Setup of main:
// SuperBallPickupMasterRotaryChampionDeluxe5
module SuperBallPickupMasterRotaryChampionDeluxe5(
	input LeftA,
	input LeftB,
	input RightA,
	input RightB,
	input LeftA2,
	input LeftB2,
	input RightA2,
	input RightB2,
	input wire clk,			 
	input wire reset,			 
	output wire [6:0] seg,	 
	output wire [3:0] an,	 
	output wire dp,			 
	output wire [2:0] red,	 
	output wire [2:0] green, 
	output wire [1:0] blue,	 
	output wire hsync,		 
	output wire vsync,			 
	output resetOut
	);
wire segclk;
wire dclk;
assign dp = 1;
wire [15:0] posx;
wire [15:0] posy;
wire [15:0] posx2;
wire [15:0] posy2;
wire moved1;
wire moved2;
RotaryEncoders #(12'd100) rot(.clk(clk),.reset(reset), .LeftA(LeftA),.LeftB(LeftB),.RightA(RightA),.RightB(RightB),.result(posx),.result2(posy),.moved(moved1));
RotaryEncoders #(12'd400) rot2(.clk(clk),.reset(reset), .LeftA(LeftA2),.LeftB(LeftB2),.RightA(RightA2),.RightB(RightB2),.result(posx2),.result2(posy2),.moved(moved2));
clockdiv U1(.clk(clk),.clr(reset),.segclk(segclk),.dclk(dclk));
wire [3:0] score1;
wire [3:0] score2;
vga640x480 U3(.clk(clk),.pix_en(~dclk),.moved(moved1 | moved2),.clr(reset),.hsync(hsync),.vsync(vsync), .posx(posx), .posy(posy),  .posx2(posx2), .posy2(posy2), .red(red),.green(green),.blue(blue),.score1(score1),.score2(score2));
Display outputDisp(.clk(clk),.rst(reset),.A(4'b0001),.B(score1),.C(4'b0010),.D(score2),.numOut(seg),.transistor(an));
assign resetOut = reset;
endmodule
clock: 5.73 ns
lec_check: 0
abc_area: 1
cap_margin: 20
core_aspect_ratio: 1.78
core_margin: 3
core_utilization: 40
max_routing_layer: met4
min_routing_layer: met1
slew_margin: 20
run.sh (not shown) runs the stock make flow with config.mk's settings and CLKGATE_MAP_FILE=.
main has completed all stages; timing, DRC and antenna checks passed.
Inputs modified between main and the feature branch:
Settings: CORE_MARGIN: 3 -> 2; MIN_ROUTING_LAYER: met1 -> unset; ABC_AREA: 1 -> unset; SETUP_SLACK_MARGIN: unset -> 0.77; CORE_ASPECT_RATIO: 1.78 -> unset; MAX_ROUTING_LAYER: met4 -> unset; the clock period (ns, I/O delays scaled along): 5.73 -> 10.1.
==> results <==
- Against main, the feature branch reports a fraction of area in registers that is higher.
- Taking main as the reference, in the feature branch core utilization saw a decrease, overall power consumption saw a decrease, sum of buffers and inverters on the critical path saw a decrease, async set or reset register ratio after synthesis saw little to no change.
- Sort main and the feature branch by number of nets in the layout asc -> top: the feature branch
- The feature branch vs main: core outline area down in the feature branch

Starting RTL as in the previous note.
clock: 5.63 ns
lec_check: 0
abc_area: 1
cap_margin: 20
cell_pad_in_sites_global_placement: 0
core_aspect_ratio: 1.35
core_margin: 2
core_utilization: 72
hold_slack_margin: 0.09
min_routing_layer: met1
place_density_lb_addon: 0.12
setup_slack_margin: 1.42
slew_margin: 20
Edit:
Settings changed: CTS_CLUSTER_SIZE set to 100, HOLD_SLACK_MARGIN 0.09 to -0.08, PLACE_DENSITY set to 0.35, PLACE_DENSITY_LB_ADDON 0.12 to unset.
Result:
- The new run finished with timing, DRC and antenna clean
- wire length increases by 1.1%
- setup slack got worse by 0.035 ns
- via count hardly moves
- clock-buffer cell count increases by 1
Edit:
Settings changed: CELL_PAD_IN_SITES_GLOBAL_PLACEMENT 0 to unset, CORE_ASPECT_RATIO 1.35 to unset, CTS_CLUSTER_SIZE 100 to unset, HOLD_SLACK_MARGIN -0.08 to unset, MIN_ROUTING_LAYER met1 to unset, PLACE_DENSITY 0.35 to unset, PLACE_DENSITY_LB_ADDON set to 0.01, SETUP_SLACK_MARGIN 1.42 to 1.47.
Final area is lower by 0.45%.
Wire length is lower by 3.2%.
Die area is about the same.
Non-clock buffer count is lower by 22.
Total power is higher by about 4.5%.
Clock skew is higher by 0.0095 ns.
Worst setup slack gets worse by 0.17 ns.
First-iteration DRC count is higher by about 40%.
Clock power is higher by 11%.
Edit:
Settings changed: CTS_CLUSTER_DIAMETER set to 376, PLACE_DENSITY_LB_ADDON 0.01 to unset, SETUP_SLACK_MARGIN 1.47 to 0.65.
=>
- cell area stays flat
- power falls by a few percent
- combinational power rises slightly
Edit:
Settings changed: CTS_CLUSTER_DIAMETER 376 to unset, CTS_CLUSTER_SIZE set to 72, MAX_ROUTING_LAYER set to met4, PLACE_DENSITY_LB_ADDON set to 0.01, SETUP_SLACK_MARGIN 0.65 to 0.92.
Wire length increases by 1.7%.
Worst setup slack gets worse by 0.014 ns.
Power increases by about 2.3%.
Clock power increases by about 5%.
Maximum frequency hardly moves.
Global-route usage increases by 1.8 points.
Worst hold slack gets better by 0.013 ns.
Sequential power barely changes.
Sequential share of layout area hardly moves.
Edit:
Settings changed: CTS_CLUSTER_DIAMETER set to 234, CTS_CLUSTER_SIZE 72 to unset, GPL_ROUTABILITY_DRIVEN set to 0, MAX_ROUTING_LAYER met4 to unset, SETUP_SLACK_MARGIN 0.92 to 1.47.
- combinational power hardly moves
- worst hold slack is about the same
- critical path depth came out lower by 4
- clock skew is lower by 0.0037 ns
- cell area goes up slightly
- non-clock buffer count increases by 5
- register-to-register slack improves by 0.29 ns
- first-iteration DRC count is higher by a few percent
- synthesized cell count is unchanged
- clock-buffer cell count fell by 5
- power climbs by a few percent

Setup of v16:
Starting RTL as in the previous note.
export LEC_CHECK = 0
export ABC_AREA = 1
export CAP_MARGIN = 0
export CORE_MARGIN = 2
export CORE_UTILIZATION = 72
export CTS_CLUSTER_DIAMETER = 218
export PLACE_DENSITY = 0.35
export SLEW_MARGIN = 20
create_clock -name core_clock -period 11.3 [get_ports {clk}]
v16 went all the way through the flow, and no timing, DRC or antenna check failed.
Edits applied to the flow inputs when going from v16 to v26:
Settings: a change of CORE_UTILIZATION from 72 to 58; a deleted CTS_CLUSTER_DIAMETER that had been 218; a change of CAP_MARGIN from 0 to 20; a deleted PLACE_DENSITY that had been 0.35; a change of the clock period (ns, I/O delays scaled along) from 11.3 to 6.52.
v26 ended with every stage complete and zero timing, DRC or antenna violations.
For the growth of design area from synthesis to finish, v26 came in 1.0 points higher than v16 did.
Diff v16 -> v26: power rose by 2.7 mW; total die size rose by 24%; clock latency on the worst-skew pair stayed essentially flat; worst setup slack fell by 3660 ps; simple-gate share of the synthesized area stayed essentially flat.
[inputs] v28 vs v26
Settings: MAX_ROUTING_LAYER: unset -> met4; SETUP_SLACK_MARGIN: unset -> 1.69; CORE_UTILIZATION: 58 -> 70.
==> comparison <==
Summary — setup skew after layout, v28 relative to v26: lower, by 7.0 ps.
v28: met2 wire length higher than v26
Relative to v26, count of placed standard cells including taps has decreased by 101 in v28.
Launching element of the worst setup path = rot2.sumador.result[4]$_DFFE_PP1P_: v28; launching element of the worst setup path = U3.ball_x[2]$_DFFE_PP1P_: v26
v28 vs. v26: power up about 0.8%, number of iterations in the first detailed-routing pass flat, horizontal die dimension down 8.8%, largest net degree at the start of global routing up 23.
v28 against v26: number of vias per cell rose 5.0%; clock group share of total power now larger; final-layout clock buffer total decreased by 10% relative to the old numbers.
Power is estimated from default activity; no workload was simulated.
